==> inputs of juniper <==
==> flow/design.v (excerpt) <==
module maxfinder(clk, rst, start, x1, x2, x3, x4, eps, done, result);
input clk, start, rst;
input [4:0] x1, x2, x3, x4, eps;
output done;
output [4:0] result;
wire wen, wenep, sel, zer;
DataPath datapath(clk, rst, x1, x2, x3, x4, eps, wen, wenep, sel, zer, result);
controller con(clk, rst, start, zer, wen, wenep, sel, done);
endmodule
make LEC_CHECK=0 ABC_AREA=1 CAP_MARGIN=20 CORE_ASPECT_RATIO=1.94 CORE_MARGIN=7 CORE_UTILIZATION=59 CTS_CLUSTER_DIAMETER=400 CTS_CLUSTER_SIZE=98 GPL_ROUTABILITY_DRIVEN=0 SETUP_SLACK_MARGIN=1.77 SLEW_MARGIN=0 TNS_END_PERCENT=20 finish   # period 9.0 ns
run.sh (not shown) runs the stock make flow with config.mk's settings and CLKGATE_MAP_FILE=.
==> cedar: changes against juniper <==
Settings changed: ABC_AREA 1 to default, CAP_MARGIN 20 to 10, CORE_ASPECT_RATIO 1.94 to default, CORE_MARGIN 7 to 9, CORE_UTILIZATION 59 to 40, CTS_CLUSTER_DIAMETER 400 to default, CTS_CLUSTER_SIZE 98 to 11, GPL_ROUTABILITY_DRIVEN 0 to default, GPL_TIMING_DRIVEN from default to 0, MIN_ROUTING_LAYER from default to met2, SETUP_SLACK_MARGIN 1.77 to default, SLEW_MARGIN 0 to 10, TNS_END_PERCENT 20 to default.
==> harbor: changes against juniper <==
Settings changed: ABC_AREA 1 to default, CORE_ASPECT_RATIO 1.94 to default, CORE_MARGIN 7 to 2, CORE_UTILIZATION 59 to 72, CTS_CLUSTER_DIAMETER 400 to default, CTS_CLUSTER_SIZE 98 to default, GPL_ROUTABILITY_DRIVEN 0 to default, SETUP_SLACK_MARGIN 1.77 to default, SLEW_MARGIN 0 to 20, TNS_END_PERCENT 20 to default.
==> flow/constraint.sdc (replaced) <==
create_clock -name core_clock -period 4.99 [get_ports {clk}]
set_input_delay 0.9980 -clock core_clock [delete_from_list [all_inputs] [get_ports {clk}]]
set_output_delay 0.9980 -clock core_clock [all_outputs]
set_load 0.01 [all_outputs]
==> xenon: changes against juniper <==
Settings changed: ABC_AREA 1 to default, CORE_ASPECT_RATIO 1.94 to default, CORE_MARGIN 7 to 2, CORE_UTILIZATION 59 to 40, CTS_CLUSTER_DIAMETER 400 to default, CTS_CLUSTER_SIZE 98 to default, GPL_ROUTABILITY_DRIVEN 0 to default, SETUP_SLACK_MARGIN 1.77 to default, SLEW_MARGIN 0 to 20, TNS_END_PERCENT 20 to default.
==> flow/constraint.sdc (replaced) <==
create_clock -name core_clock -period 6.57 [get_ports {clk}]
set_input_delay 1.3140 -clock core_clock [delete_from_list [all_inputs] [get_ports {clk}]]
set_output_delay 1.3140 -clock core_clock [all_outputs]
set_load 0.01 [all_outputs]
==> comparison <==
- Clock skew: xenon < cedar < juniper < harbor.
- Of harbor and xenon, harbor has the higher maximum frequency (gap about 5.6%, measured against xenon).
- cedar went through all stages and came out clean. juniper completed without violations. harbor completed, yet does not pass: setup timing. xenon finished clean.
- Of cedar and juniper, juniper has the higher register-to-register slack (gap 0.82 ns).
- In harbor the routed wire length is higher than in xenon, by about 55%.
- Against cedar, the power of harbor is larger by 120%.
- Die size: harbor < juniper < xenon < cedar.
- The lowest critical path depth belongs to juniper, the highest to harbor.
==> figures <==
Worst relative slew slack: harbor 0.2819; juniper 0.3924; cedar 0.1210; xenon 0.3245
Worst slack at placement: harbor -0.6590 ns; juniper 2.934 ns; cedar 2.331 ns; xenon 0.08603 ns
Most common cell in the netlist: harbor ha_1; juniper inv_1; cedar ha_1; xenon ha_1
First-pass GRT wire length: harbor 58120 um; juniper 49120 um; cedar 52910 um; xenon 48380 um
Total number of cells along the worst setup path: harbor 26; juniper 23; cedar 25; xenon 24
Worst path most repeated cell: harbor fa_2; juniper fa_1; cedar fa_1; xenon -
Crit path arrival time: harbor 6.26 ns; juniper 6.41 ns; cedar 7.21 ns; xenon 6.57 ns
Fraction of synthesized cell area in xor and xnor cells: harbor 0.05242; juniper 0.04806; cedar 0.05242; xenon 0.05242
Outcome: harbor finished with violations; juniper finished clean; cedar finished clean; xenon finished clean
Reasons for failing layout checks: harbor setup timing; juniper -; cedar -; xenon -
Cell area after placement: harbor 14360 um2; juniper 13100 um2; cedar 13360 um2; xenon 13270 um2
Detail Placement HPWL: harbor 25450 um; juniper 25600 um; cedar 26080 um; xenon 23840 um
Area of the core region: harbor 17180 um2; juniper 21020 um2; cedar 30750 um2; xenon 30750 um2
Post-layout utilization of the core: harbor 0.9231; juniper 0.6546; cedar 0.4530; xenon 0.4542
Part of the power in the clock network: harbor 0.235; juniper 0.240; cedar 0.257; xenon 0.276
Netlist cell types: harbor 69; juniper 52; cedar 69; xenon 69
Register area: harbor 2352 um2; juniper 2322 um2; cedar 2322 um2; xenon 2325 um2
No activity file was given, so power comes from the tool's default toggle rates.
